## bfcpu_core
module bfcpu_core
(
    input  logic CLK,
    input  logic RES_N,
    output logic        BUS_REQ,
    output logic        BUS_WRITE,
    output logic [15:0] BUS_ADDR,
    output logic [ 7:0] BUS_WDATA,
    input  logic [ 7:0] BUS_RDATA,
    input  logic        BUS_RDY,
    output logic        IO_REQ,
    output logic        IO_WRITE,
    output logic [ 1:0] IO_ADDR,
    output logic [ 7:0] IO_WDATA,
    input  logic [ 7:0] IO_RDATA,
    input  logic        IO_RDY
);
Size: ~58 I/O pins, ~0.029 sq mm of cells after synthesis.
Settings: LEC_CHECK=0, CAP_MARGIN=20, CELL_PAD_IN_SITES_DETAIL_PLACEMENT=1, CELL_PAD_IN_SITES_GLOBAL_PLACEMENT=2, CORE_MARGIN=2, CORE_UTILIZATION=32, CTS_CLUSTER_DIAMETER=67, GPL_ROUTABILITY_DRIVEN=0, GPL_TIMING_DRIVEN=1, HOLD_SLACK_MARGIN=0.25, MIN_ROUTING_LAYER=met2, PLACE_DENSITY=0.51, SETUP_SLACK_MARGIN=3.57, SLEW_MARGIN=20, TNS_END_PERCENT=90; clock period 15.1 ns.
run.sh (not shown) runs the stock make flow with config.mk's settings and CLKGATE_MAP_FILE=.
==> next run, changes <==
--- a/flow/config.mk
+++ b/flow/config.mk
@@ -8,8 +8,8 @@
 export CAP_MARGIN = 20
 export CELL_PAD_IN_SITES_DETAIL_PLACEMENT = 1
-export CELL_PAD_IN_SITES_GLOBAL_PLACEMENT = 2
+export CELL_PAD_IN_SITES_GLOBAL_PLACEMENT = 3
 export CORE_MARGIN = 2
 export CORE_UTILIZATION = 32
-export CTS_CLUSTER_DIAMETER = 67
+export CTS_CLUSTER_DIAMETER = 153
 export GPL_ROUTABILITY_DRIVEN = 0
 export GPL_TIMING_DRIVEN = 1
@@ -17,5 +17,4 @@
 export MIN_ROUTING_LAYER = met2
 export PLACE_DENSITY = 0.51
-export SETUP_SLACK_MARGIN = 3.57
 export SLEW_MARGIN = 20
 export TNS_END_PERCENT = 90
Setup slack loses 1.1 ns.
Wire length barely changes.
Hold slack gains 0.0040 ns.
==> next run, changes <==
==> flow/config.mk (replaced) <==
export PLATFORM = sky130hd
export DESIGN_NAME = bfcpu_core
export DESIGN_NICKNAME = bfcpu_core
export VERILOG_FILES = /design/flow/design.v
export SDC_FILE = /design/flow/constraint.sdc
export NUM_CORES = 4
export LEC_CHECK = 0
export CAP_MARGIN = 20
export CORE_MARGIN = 2
export CORE_UTILIZATION = 40
export SLEW_MARGIN = 20
==> flow/constraint.sdc (replaced) <==
create_clock -name core_clock -period 9.74 [get_ports {CLK}]
set_input_delay 1.9480 -clock core_clock [delete_from_list [all_inputs] [get_ports {CLK}]]
set_output_delay 1.9480 -clock core_clock [all_outputs]
set_load 0.01 [all_outputs]
Effect:
- synthesized area is unchanged
- total power rose by 42%
- worst hold slack gets worse by 0.0073 ns
- die size decreases by about 20%
- first-iteration DRC count decreases by 42%
- design area decreases by 1.6%
- flip-flop count stays the same
- sequential share of layout area is higher by 0.59 points
==> next run, changes <==
--- a/flow/config.mk
+++ b/flow/config.mk
@@ -8,4 +8,7 @@
 export CAP_MARGIN = 20
 export CORE_MARGIN = 2
-export CORE_UTILIZATION = 40
+export CORE_UTILIZATION = 70
+export CTS_CLUSTER_DIAMETER = 27
+export CTS_CLUSTER_SIZE = 37
+export SETUP_SLACK_MARGIN = 1.84
 export SLEW_MARGIN = 20
==> flow/constraint.sdc (replaced) <==
create_clock -name core_clock -period 7.29 [get_ports {CLK}]
set_input_delay 1.4580 -clock core_clock [delete_from_list [all_inputs] [get_ports {CLK}]]
set_output_delay 1.4580 -clock core_clock [all_outputs]
set_load 0.01 [all_outputs]
Result: The new run reached the layout checks and failed them: setup timing; final area rose by 14%; power rose by 93%; flip-flop count does not change.


bfcpu_core again, from the RTL that the note above started with.
==> flow/config.mk <==
export PLATFORM = sky130hd
export DESIGN_NAME = bfcpu_core
export DESIGN_NICKNAME = bfcpu_core
export VERILOG_FILES = /design/flow/design.v
export SDC_FILE = /design/flow/constraint.sdc
export NUM_CORES = 4
export LEC_CHECK = 0
export CAP_MARGIN = 30
export CELL_PAD_IN_SITES_DETAIL_PLACEMENT = 1
export CELL_PAD_IN_SITES_GLOBAL_PLACEMENT = 2
export CORE_MARGIN = 7
export CORE_UTILIZATION = 32
export CTS_CLUSTER_DIAMETER = 67
export GPL_ROUTABILITY_DRIVEN = 0
export GPL_TIMING_DRIVEN = 1
export HOLD_SLACK_MARGIN = 0.25
export MIN_ROUTING_LAYER = met2
export PLACE_DENSITY = 0.51
export SETUP_SLACK_MARGIN = 3.57
export SLEW_MARGIN = 20
export TNS_END_PERCENT = 90
==> flow/constraint.sdc <==
create_clock -name core_clock -period 15.1 [get_ports {CLK}]
set_input_delay 3.0200 -clock core_clock [delete_from_list [all_inputs] [get_ports {CLK}]]
set_output_delay 3.0200 -clock core_clock [all_outputs]
set_load 0.01 [all_outputs]
The first run ran to the end with no violations.
==> next run, changes <==
==> flow/config.mk (replaced) <==
export PLATFORM = sky130hd
export DESIGN_NAME = bfcpu_core
export DESIGN_NICKNAME = bfcpu_core
export VERILOG_FILES = /design/flow/design.v
export SDC_FILE = /design/flow/constraint.sdc
export NUM_CORES = 4
export LEC_CHECK = 0
export CAP_MARGIN = 20
export CORE_MARGIN = 2
export CORE_UTILIZATION = 40
export SETUP_SLACK_MARGIN = 0.04
export SLEW_MARGIN = 20
==> flow/constraint.sdc (replaced) <==
create_clock -name core_clock -period 9.74 [get_ports {CLK}]
set_input_delay 1.9480 -clock core_clock [delete_from_list [all_inputs] [get_ports {CLK}]]
set_output_delay 1.9480 -clock core_clock [all_outputs]
set_load 0.01 [all_outputs]
After rerunning:
- utilization rises by 8.0 points
- die size fell by 25%
- final area came out lower by 2.9%
- global-route usage went down by 9.5 points
- total power rises by 39%
- non-clock buffer count came out lower by 14
- clock power rose by 27%
- combinational power increases by 38%
- flip-flop count does not change
- area after synthesis stays the same
- count of clock-buffer cells in the layout goes down by 18
==> next run, changes <==
--- a/flow/config.mk
+++ b/flow/config.mk
@@ -7,6 +7,7 @@
 export LEC_CHECK = 0
 export CAP_MARGIN = 20
+export CORE_ASPECT_RATIO = 0.65
 export CORE_MARGIN = 2
-export CORE_UTILIZATION = 40
-export SETUP_SLACK_MARGIN = 0.04
+export CORE_UTILIZATION = 70
+export MAX_ROUTING_LAYER = met4
 export SLEW_MARGIN = 20
==> flow/constraint.sdc (replaced) <==
create_clock -name core_clock -period 10.0 [get_ports {CLK}]
set_input_delay 2.0000 -clock core_clock [delete_from_list [all_inputs] [get_ports {CLK}]]
set_output_delay 2.0000 -clock core_clock [all_outputs]
set_load 0.01 [all_outputs]
=> The changed run completed without violations. Via count is higher by about 6%. Final cell count is lower by about 11%. Global-route usage is higher by 20 points. Total power is lower by 3.6%.
==> next run, changes <==
--- a/flow/config.mk
+++ b/flow/config.mk
@@ -6,8 +6,14 @@
 export NUM_CORES = 4
 export LEC_CHECK = 0
+export ABC_AREA = 1
 export CAP_MARGIN = 20
-export CORE_ASPECT_RATIO = 0.65
+export CELL_PAD_IN_SITES_DETAIL_PLACEMENT = 1
+export CORE_ASPECT_RATIO = 1.01
 export CORE_MARGIN = 2
 export CORE_UTILIZATION = 70
+export CTS_CLUSTER_DIAMETER = 331
+export GPL_TIMING_DRIVEN = 0
 export MAX_ROUTING_LAYER = met4
+export MIN_ROUTING_LAYER = met2
 export SLEW_MARGIN = 20
+export TNS_END_PERCENT = 70
The changed run did not get past detailed placement (3_5_place_dp).
Die size goes up by 0.99%.
Synthesized area came out higher by 1.1%.
Synthesized cell count goes up by 39%.


bfcpu_core again, from the RTL that the note above started with.
export LEC_CHECK = 0
export ABC_AREA = 1
export CAP_MARGIN = 5
export CELL_PAD_IN_SITES_DETAIL_PLACEMENT = 1
export CELL_PAD_IN_SITES_GLOBAL_PLACEMENT = 3
export CORE_ASPECT_RATIO = 1.09
export CORE_MARGIN = 2
export CORE_UTILIZATION = 70
export CTS_CLUSTER_DIAMETER = 331
export GPL_TIMING_DRIVEN = 0
export MAX_ROUTING_LAYER = met4
export MIN_ROUTING_LAYER = met2
export SETUP_SLACK_MARGIN = 2.18
export SLEW_MARGIN = 20
export TNS_END_PERCENT = 70
create_clock -name core_clock -period 10.0 [get_ports {CLK}]
The starting point aborted during global placement without I/O (3_1_place_gp_skip_io) with GPL-0301.
Next try:
ABC_AREA = unset   (was 1)
CAP_MARGIN = 20   (was 5)
CELL_PAD_IN_SITES_DETAIL_PLACEMENT = unset   (was 1)
CELL_PAD_IN_SITES_GLOBAL_PLACEMENT = unset   (was 3)
CORE_ASPECT_RATIO = unset   (was 1.09)
CORE_UTILIZATION = 40   (was 70)
CTS_CLUSTER_DIAMETER = unset   (was 331)
GPL_TIMING_DRIVEN = unset   (was 0)
MAX_ROUTING_LAYER = unset   (was met4)
MIN_ROUTING_LAYER = unset   (was met2)
SETUP_SLACK_MARGIN = unset   (was 2.18)
TNS_END_PERCENT = unset   (was 70)
Effect: Now the flow ran to the end with no violations. Area after synthesis went down by 1.1%. Die size came out higher by 72%. Synthesized cell count falls by 28%.
Next try:
CORE_UTILIZATION = 65   (was 40)
SETUP_SLACK_MARGIN = 1.91   (was unset)
clock period = 7.81 ns   (was 10.0 ns; I/O delays follow)
Non-clock buffer count goes up by 146.
Sequential share of layout area went down by 1.7 points.
Register-to-register slack gets worse by 1.1 ns.
Global-route usage rose by 15 points.
Worst setup slack is better by 0.38 ns.
Combinational power grows by 42%.
Sequential cell count stays the same.
Worst hold slack loses 0.0041 ns.
Core utilization climbs by 31 points.
Next try:
CORE_UTILIZATION = 66   (was 65)
CTS_CLUSTER_DIAMETER = 351   (was unset)
SETUP_SLACK_MARGIN = -0.52   (was 1.91)
clock period = 5.41 ns   (was 7.81 ns; I/O delays follow)
This time the run finished but fails on setup timing.
Cell count came out higher by 8.2%.
Die size drops by 1.5%.
Flip-flop count is unchanged.
Register-to-register slack loses 2.4 ns.
Area after synthesis is unchanged.
Wire length rose by 13%.
Total power came out higher by 51%.
First-iteration DRC count grows by 32%.


== job 101 ==
bfcpu_core again, from the RTL that the note above started with.
Settings: LEC_CHECK=0, CAP_MARGIN=0, CORE_ASPECT_RATIO=0.92, CORE_MARGIN=2, CORE_UTILIZATION=71, CTS_CLUSTER_DIAMETER=27, CTS_CLUSTER_SIZE=45, GPL_ROUTABILITY_DRIVEN=1, MAX_ROUTING_LAYER=met4, MIN_ROUTING_LAYER=met1, PLACE_DENSITY_LB_ADDON=0.23, SETUP_SLACK_MARGIN=1.86, SLEW_MARGIN=40; clock period 7.69 ns.
Job 101 did not finish; the tool stopped in global routing with error ODB-0269.
Setup changes, job 101 to job 102
- SETUP_SLACK_MARGIN no longer set, was 1.86
- CORE_UTILIZATION now 40, was 71
- GPL_ROUTABILITY_DRIVEN no longer set, was 1
- MIN_ROUTING_LAYER no longer set, was met1
- PLACE_DENSITY_LB_ADDON no longer set, was 0.23
- CORE_ASPECT_RATIO no longer set, was 0.92
- SLEW_MARGIN now 20, was 40
- CAP_MARGIN now 20, was 0
- MAX_ROUTING_LAYER no longer set, was met4
- CTS_CLUSTER_DIAMETER no longer set, was 27
- CTS_CLUSTER_SIZE no longer set, was 45
- the clock period (ns, I/O delays scaled along) now 12.0, was 7.69
Notes after the runs:
- Job 102 vs. job 101: number of buffers inserted to repair setup after CTS went down by 102; number of instances resized during post-cts repair shrank by 298; number of instances in the placed design saw an increase; H-tree depth reported by CTS shows a reduction of 1; die size went up 76%.
- Job 102 finished every stage and its layout cleared the timing, DRC and antenna checks.
--- input diff job 102..job 103 ---
- CORE_UTILIZATION now 23, was 40
- the clock period (ns, I/O delays scaled along) now 11.3, was 12.0
Results
Comparing job 103 against job 102, there is no change at all in maximum buffer depth of the clock tree.
In the metrics for job 103 and job 102, the one carrying the lower tightest hold margin is job 103.
The run showing the smaller worst-case setup margin in the final layout is job 102.
Job 103 ended up with a lower final core utilization than job 102 did.


bfcpu_core again, from the RTL that the note above started with.
clock: 5.67 ns
lec_check: 0
abc_area: 1
cap_margin: 20
core_margin: 2
core_utilization: 72
cts_cluster_size: 77
place_density: 0.37
setup_slack_margin: -0.2
slew_margin: 40
The baseline finished with negative setup slack left.
Change:
- ABC_AREA: 1 -> unset
- CORE_UTILIZATION: 72 -> 36
- CTS_CLUSTER_SIZE: 77 -> unset
- PLACE_DENSITY: 0.37 -> unset
- SETUP_SLACK_MARGIN: -0.2 -> unset
- SLEW_MARGIN: 40 -> 20
- clock period: 5.67 -> 9.74 ns (I/O delays scaled with it)
This time the run finished with timing, DRC and antenna clean. Routed wire length falls by 18%. Setup slack gets better by 0.77 ns. Hold slack gets better by 0.10 ns.


== job 3366 ==
Starting RTL as in the previous note.
Settings: LEC_CHECK=0, CAP_MARGIN=5, CORE_MARGIN=2, CORE_UTILIZATION=70, CTS_CLUSTER_DIAMETER=27, GPL_ROUTABILITY_DRIVEN=1, MIN_ROUTING_LAYER=met1, SETUP_SLACK_MARGIN=2.5, SLEW_MARGIN=10; clock period 8.69 ns.
> inputs changed (job 3366 -> job 7488)
==> flow/config.mk <==
export PLATFORM = sky130hd
export DESIGN_NAME = bfcpu_core
export DESIGN_NICKNAME = bfcpu_core
export VERILOG_FILES = /design/flow/design.v
export SDC_FILE = /design/flow/constraint.sdc
export NUM_CORES = 4
export LEC_CHECK = 0
export CAP_MARGIN = 20
export CORE_MARGIN = 2
export CORE_UTILIZATION = 70
export SETUP_SLACK_MARGIN = -0.44
export SLEW_MARGIN = 20
==> flow/constraint.sdc <==
create_clock -name core_clock -period 5.96 [get_ports {CLK}]
set_input_delay 1.1920 -clock core_clock [delete_from_list [all_inputs] [get_ports {CLK}]]
set_output_delay 1.1920 -clock core_clock [all_outputs]
set_load 0.01 [all_outputs]
In job 7488 the number of failing setup endpoints in the final timing report turned out 28 higher than in job 3366. Count of final hold-check violations came out exactly the same in job 7488 and job 3366. Compare job 7488 and job 3366 | via count of the first global-routing pass lower: job 7488. Global routing usage on met2 for job 7488: 2.4 points down relative to job 3366. Job 7488 ends up with a transition time at the pin with the least slew margin that is 0.084 ns lower than in job 3366. A critical path's slowest cell of mux4_2 is what job 3366 shows, while nor3_4 belongs to job 7488. Run comparison: job 3366 launch point of the worst path BUS_RDATA[0]; job 7488 launch point of the worst path U_CACHE.dm_hit_dphase_addr[0]$_DFFE_PN0P_. Diff job 7488..job 3366 | overflow left after global routing | unchanged. Summary of the comparison: maximum fanout along the worst path is higher in job 7488, relative to job 3366. Summary of job 3366 and job 7488: one run falls short of a clean finish, namely job 7488. [job 7488] flow finished | final checks: failed | reasons: setup timing. Switching power total for job 7488: 1.0 mW up relative to job 3366. | worst setup slack | job 7488 vs job 3366 | worse |. Sort job 7488 and job 3366 by sequential share of cell area asc -> top: job 3366. Taking job 3366 as the reference point, the number of gates resized after cts of job 7488 falls by 148.
diff inputs: job 7488 => job 5224
diff --git a/flow/config.mk b/flow/config.mk
--- a/flow/config.mk
+++ b/flow/config.mk
@@ -6,7 +6,10 @@
 export NUM_CORES = 4
 export LEC_CHECK = 0
+export ABC_AREA = 1
 export CAP_MARGIN = 20
+export CORE_ASPECT_RATIO = 0.65
 export CORE_MARGIN = 2
 export CORE_UTILIZATION = 70
-export SETUP_SLACK_MARGIN = -0.44
+export CTS_CLUSTER_DIAMETER = 100
+export MAX_ROUTING_LAYER = met5
 export SLEW_MARGIN = 20
==> flow/constraint.sdc <==
create_clock -name core_clock -period 10.0 [get_ports {CLK}]
set_input_delay 2.0000 -clock core_clock [delete_from_list [all_inputs] [get_ports {CLK}]]
set_output_delay 2.0000 -clock core_clock [all_outputs]
set_load 0.01 [all_outputs]
Findings:
Nothing crashed in job 7488 and all stages finished; the problem is that the final layout failed, the offending checks being setup timing. Job 5224 finished end to end and its layout was clean on timing, DRC and antenna. Between job 5224 and job 7488, it is job 5224 whose detail-routed via count per cell is lower, by about 6%. The lower cell count listed in synth_stat.txt came out of job 7488. Job 5224 against job 7488; total met2 wirelength after detailed routing is down by a little under 10%. Job 5224 ended with more fraction of standard cell area that is sequential than job 7488. Diff job 7488..job 5224 | post-synth tally of flip-flops with integrated enable | unchanged. Job 5224 vs job 7488, cell area after placement went down by about 6.6%. Taking job 7488 as the reference point, the maximum number of pins on one net before global-route repair of job 5224 rises by about 13%. Setup WNS job 7488 -> job 5224: better.
Changes in job 3680 relative to job 5224:
diff --git a/flow/config.mk b/flow/config.mk
--- a/flow/config.mk
+++ b/flow/config.mk
@@ -8,8 +8,14 @@
 export ABC_AREA = 1
 export CAP_MARGIN = 20
-export CORE_ASPECT_RATIO = 0.65
+export CELL_PAD_IN_SITES_DETAIL_PLACEMENT = 1
+export CORE_ASPECT_RATIO = 1.09
 export CORE_MARGIN = 2
 export CORE_UTILIZATION = 70
-export CTS_CLUSTER_DIAMETER = 100
-export MAX_ROUTING_LAYER = met5
+export CTS_CLUSTER_DIAMETER = 331
+export GPL_TIMING_DRIVEN = 0
+export HOLD_SLACK_MARGIN = 0.1
+export MAX_ROUTING_LAYER = met4
+export MIN_ROUTING_LAYER = met2
+export SETUP_SLACK_MARGIN = 2.18
 export SLEW_MARGIN = 20
+export TNS_END_PERCENT = 70
==> results <==
Flow for job 3680 halted at 3_5_place_dp, error code DPL-0033. Job 3680 reports a lower effective utilization at floorplan than job 5224 does. Diff job 5224..job 3680 | post-synthesis chip area from yosys | unchanged. Weighted congestion reported at the end of routability-driven placement for job 3680: 0.14 up relative to job 5224. Floorplan die width: job 3680 < job 5224. Any difference in area of the chip between job 5224 and job 3680 is small enough to ignore.
### job 3680 -> job 1796
==> flow/config.mk <==
export PLATFORM = sky130hd
export DESIGN_NAME = bfcpu_core
export DESIGN_NICKNAME = bfcpu_core
export VERILOG_FILES = /design/flow/design.v
export SDC_FILE = /design/flow/constraint.sdc
export NUM_CORES = 4
export LEC_CHECK = 0
export CAP_MARGIN = 20
export CELL_PAD_IN_SITES_DETAIL_PLACEMENT = 1
export CORE_MARGIN = 2
export CORE_UTILIZATION = 32
export CTS_CLUSTER_DIAMETER = 210
export GPL_TIMING_DRIVEN = 0
export PLACE_DENSITY = 0.51
export SLEW_MARGIN = 20
==> flow/constraint.sdc <==
create_clock -name core_clock -period 17.0 [get_ports {CLK}]
set_input_delay 3.4000 -clock core_clock [delete_from_list [all_inputs] [get_ports {CLK}]]
set_output_delay 3.4000 -clock core_clock [all_outputs]
set_load 0.01 [all_outputs]
Results
Diff job 3680 -> job 1796 | floorplan core density | decrease of 39 points. The standard-cell row count reported for job 1796 is greater than that of job 3680 by 33. Taking job 3680 as the reference, in job 1796 number of distinct standard cells referenced by the synthesized netlist now larger, adder-cell area share of the yosys netlist barely changed, share of synthesized area occupied by flip-flops and latches increased by 0.44 points relative to the old numbers, mux contribution to synthesized area rose by 19 points. Job 1796 finished end to end and its layout was clean on timing, DRC and antenna. Post-synthesis instance area: job 3680 and job 1796 compared, lower one is job 1796. Job 1796 vs job 3680: area of the synthesized netlist per yosys stat down in job 1796. Synthesized cell count of job 1796 falls short of that of job 3680 by more than a quarter. Die area in job 1796 is about 110% above job 3680.
Input-level comparison between job 6198 and job 1796:
diff --git a/flow/config.mk b/flow/config.mk
--- a/flow/config.mk
+++ b/flow/config.mk
@@ -11,5 +11,4 @@
 export CORE_UTILIZATION = 32
 export CTS_CLUSTER_DIAMETER = 210
-export GPL_TIMING_DRIVEN = 0
 export PLACE_DENSITY = 0.51
-export SLEW_MARGIN = 20
+export SLEW_MARGIN = 0
==> flow/constraint.sdc <==
create_clock -name core_clock -period 10.1 [get_ports {CLK}]
set_input_delay 2.0200 -clock core_clock [delete_from_list [all_inputs] [get_ports {CLK}]]
set_output_delay 2.0200 -clock core_clock [all_outputs]
set_load 0.01 [all_outputs]
--- outcome ---
Job 6198 against job 1796; cell count is down by a few percent.
Job 6198 vs. job 1796: share of the core filled with cells in the final layout went down by 0.64 points, global-route usage went down by 1.8 points, final non-filler cell area went down by 590 µm².
Between job 1796 and job 6198, total internal power is lower for job 1796, job 6198 comes in above that.
Of job 1796 and job 6198, job 6198 shows the higher number of iterations in the first detailed-routing pass, with job 1796 below it.
| first-pass GRT wire length | job 6198 vs job 1796 | about 6% lower |
Wire length delta for job 6198 relative to job 1796: 7.3% lower
Of the two values seen for group drawing the most power, combinational cells was produced by job 1796 and sequential cells by job 6198.
Power and IR drop assume default switching activity.
